==> flow/design.v <==
module control_unit(
    input clk, rst,
    output reg a_sel, b_sel, PP1_CE, PP2_CE, add, PR_CE, PI_CE
);
    parameter S1 = 3'b001,
              S2 = 3'b010,
              S3 = 3'b011,
              S4 = 3'b100,
              S5 = 3'b101;
    reg [2:0] state, next;
    always @(posedge clk or posedge rst) begin
        if (rst)
            state <= S1;
        else
            state <= next;
    end
    always @(*) begin
        next = S1;
        PP1_CE = 0;
        PP2_CE = 0;
        add = 0;
        PR_CE = 0;
        PI_CE = 0;
        a_sel = 0;
        b_sel = 0;
        case (state) 
            S1: begin
					if(!rst)
                next = S2;
                PP1_CE = 1;
            end
            S2: begin
                next = S3;
                a_sel = 1;
                b_sel = 1;					 
                PP2_CE = 1;
            end
            S3: begin
                next = S4;
                b_sel = 1;
                PP1_CE = 1;					
                add = 1;
                PR_CE = 1;
            end
            S4: begin
                next = S5;
                a_sel = 1;
                PP2_CE = 1;
            end
            S5: begin
                next = S1;
                PI_CE = 1;
            end
        endcase
    end
endmodule
module datapath(
    input clk, rst,
    input a_sel, b_sel, PP1_CE, PP2_CE, add, PR_CE, PI_CE,
    input [11:0] ar, ai, br, bi,
    output reg [23:0] Pr, Pi
);
    wire [11:0] a_mux, b_mux;
    reg [23:0] PP1, PP2, PPs;
    wire [23:0] pro;
    assign a_mux = a_sel ? ai : ar;
    assign b_mux = b_sel ? bi : br;
    assign pro = a_mux * b_mux;  
    always @(posedge clk or posedge rst) begin
        if (rst) begin
            PP1 <= 0;
            PP2 <= 0;
        end else begin
            if (PP1_CE) 
                PP1 <= pro;
            if (PP2_CE) 
                PP2 <= pro;
        end
    end
    always @(*) begin
        if (!add)
            PPs = PP1 + PP2;
        else
            PPs = PP1 - PP2;
    end
    always @(posedge clk or posedge rst) begin
        if (rst) begin
            Pr <= 0;
            Pi <= 0;
        end else begin
            if (PR_CE) 
                Pr <= PPs;
            if (PI_CE) 
                Pi <= PPs;
        end
    end
endmodule
module top(
    input rst, clk,
    input [11:0] ar, ai, br, bi,
    output [23:0] Pi, Pr
);
    wire PP1_CE, PP2_CE, a_sel, b_sel, add, PI_CE, PR_CE;
    control_unit uut1(
        .clk(clk),
        .rst(rst),
        .a_sel(a_sel),
        .b_sel(b_sel),
        .PP1_CE(PP1_CE),
        .PP2_CE(PP2_CE),
        .add(add),
        .PR_CE(PR_CE),
        .PI_CE(PI_CE)
    );
    datapath uut2(
        .clk(clk),
        .rst(rst),
        .a_sel(a_sel),
        .b_sel(b_sel),
        .PP1_CE(PP1_CE),
        .PP2_CE(PP2_CE),
        .add(add),
        .PR_CE(PR_CE),
        .PI_CE(PI_CE),
        .ar(ar),
        .ai(ai),
        .br(br),
        .bi(bi),
        .Pr(Pr),
        .Pi(Pi)
    );
endmodule
Settings: LEC_CHECK=0, ABC_AREA=1, CAP_MARGIN=20, CELL_PAD_IN_SITES_GLOBAL_PLACEMENT=0, CORE_ASPECT_RATIO=0.89, CORE_MARGIN=2, CORE_UTILIZATION=72, CTS_CLUSTER_DIAMETER=102, CTS_CLUSTER_SIZE=15, GPL_ROUTABILITY_DRIVEN=0, PLACE_DENSITY_LB_ADDON=0.02, SETUP_SLACK_MARGIN=0.33, SLEW_MARGIN=20, TNS_END_PERCENT=55; clock period 2.21 ns.
run.sh (not shown) runs the stock make flow with config.mk's settings and CLKGATE_MAP_FILE=.
The starting point died in 4_1_cts (DPL-0038).
Next try:
--- a/flow/config.mk
+++ b/flow/config.mk
@@ -10,2 +10 @@
-export CELL_PAD_IN_SITES_GLOBAL_PLACEMENT = 0
-export CORE_ASPECT_RATIO = 0.89
+export CELL_PAD_IN_SITES_GLOBAL_PLACEMENT = 3
@@ -13,4 +12 @@
-export CORE_UTILIZATION = 72
-export CTS_CLUSTER_DIAMETER = 102
-export CTS_CLUSTER_SIZE = 15
-export GPL_ROUTABILITY_DRIVEN = 0
+export CORE_UTILIZATION = 65
@@ -18 +14 @@
-export SETUP_SLACK_MARGIN = 0.33
+export SETUP_SLACK_MARGIN = 0.58
==> flow/constraint.sdc (replaced) <==
create_clock -name core_clock -period 2.24 [get_ports {clk}]
set_input_delay 0.4480 -clock core_clock [delete_from_list [all_inputs] [get_ports {clk}]]
set_output_delay 0.4480 -clock core_clock [all_outputs]
set_load 0.01 [all_outputs]
After rerunning:
- The changed run aborted during 3_1_place_gp_skip_io with FLW-0024
- die area came out higher by 10%
- area after synthesis is unchanged
- synthesized cell count is unchanged
Next try:
--- a/flow/config.mk
+++ b/flow/config.mk
@@ -10 +9,0 @@
-export CELL_PAD_IN_SITES_GLOBAL_PLACEMENT = 3
@@ -12,3 +11,3 @@
-export CORE_UTILIZATION = 65
-export PLACE_DENSITY_LB_ADDON = 0.02
-export SETUP_SLACK_MARGIN = 0.58
+export CORE_UTILIZATION = 72
+export CTS_CLUSTER_SIZE = 99
+export PLACE_DENSITY = 0.43
@@ -16 +14,0 @@
-export TNS_END_PERCENT = 55
==> flow/constraint.sdc (replaced) <==
create_clock -name core_clock -period 5.52 [get_ports {clk}]
set_input_delay 1.1040 -clock core_clock [delete_from_list [all_inputs] [get_ports {clk}]]
set_output_delay 1.1040 -clock core_clock [all_outputs]
set_load 0.01 [all_outputs]
With this change the flow did not get past 5_1_grt. Synthesized area is unchanged. Die area shrinks by roughly a tenth. Synthesized cell count stays the same.
Next try:
--- a/flow/config.mk
+++ b/flow/config.mk
@@ -8 +7,0 @@
-export ABC_AREA = 1
@@ -11,3 +10 @@
-export CORE_UTILIZATION = 72
-export CTS_CLUSTER_SIZE = 99
-export PLACE_DENSITY = 0.43
+export CORE_UTILIZATION = 40
==> flow/constraint.sdc (replaced) <==
create_clock -name core_clock -period 7.0 [get_ports {clk}]
set_input_delay 1.4000 -clock core_clock [delete_from_list [all_inputs] [get_ports {clk}]]
set_output_delay 1.4000 -clock core_clock [all_outputs]
set_load 0.01 [all_outputs]
Outcome:
- This time the run passed the timing, design-rule and antenna checks
- area after synthesis decreases by 6.1%
- synthesized cell count is lower by 23%
- die size grows by 67%
Next try:
--- a/flow/config.mk
+++ b/flow/config.mk
@@ -7,0 +8 @@
+export ABC_AREA = 1
@@ -9,3 +10,11 @@
-export CORE_MARGIN = 2
-export CORE_UTILIZATION = 40
-export SLEW_MARGIN = 20
+export CORE_ASPECT_RATIO = 0.89
+export CORE_MARGIN = 5
+export CORE_UTILIZATION = 31
+export CTS_CLUSTER_SIZE = 39
+export GPL_ROUTABILITY_DRIVEN = 0
+export GPL_TIMING_DRIVEN = 0
+export MAX_ROUTING_LAYER = met5
+export MIN_ROUTING_LAYER = met2
+export SETUP_SLACK_MARGIN = 2.01
+export SLEW_MARGIN = 10
+export TNS_END_PERCENT = 50
Result:
- The new run reached the layout checks and failed them: design-rule violations
- first-iteration DRC count rose to 4.9 times its value
- fmax rose by 16%
- worst setup slack improves by 0.92 ns
- via count rose by 72%
- final area rose by 20%
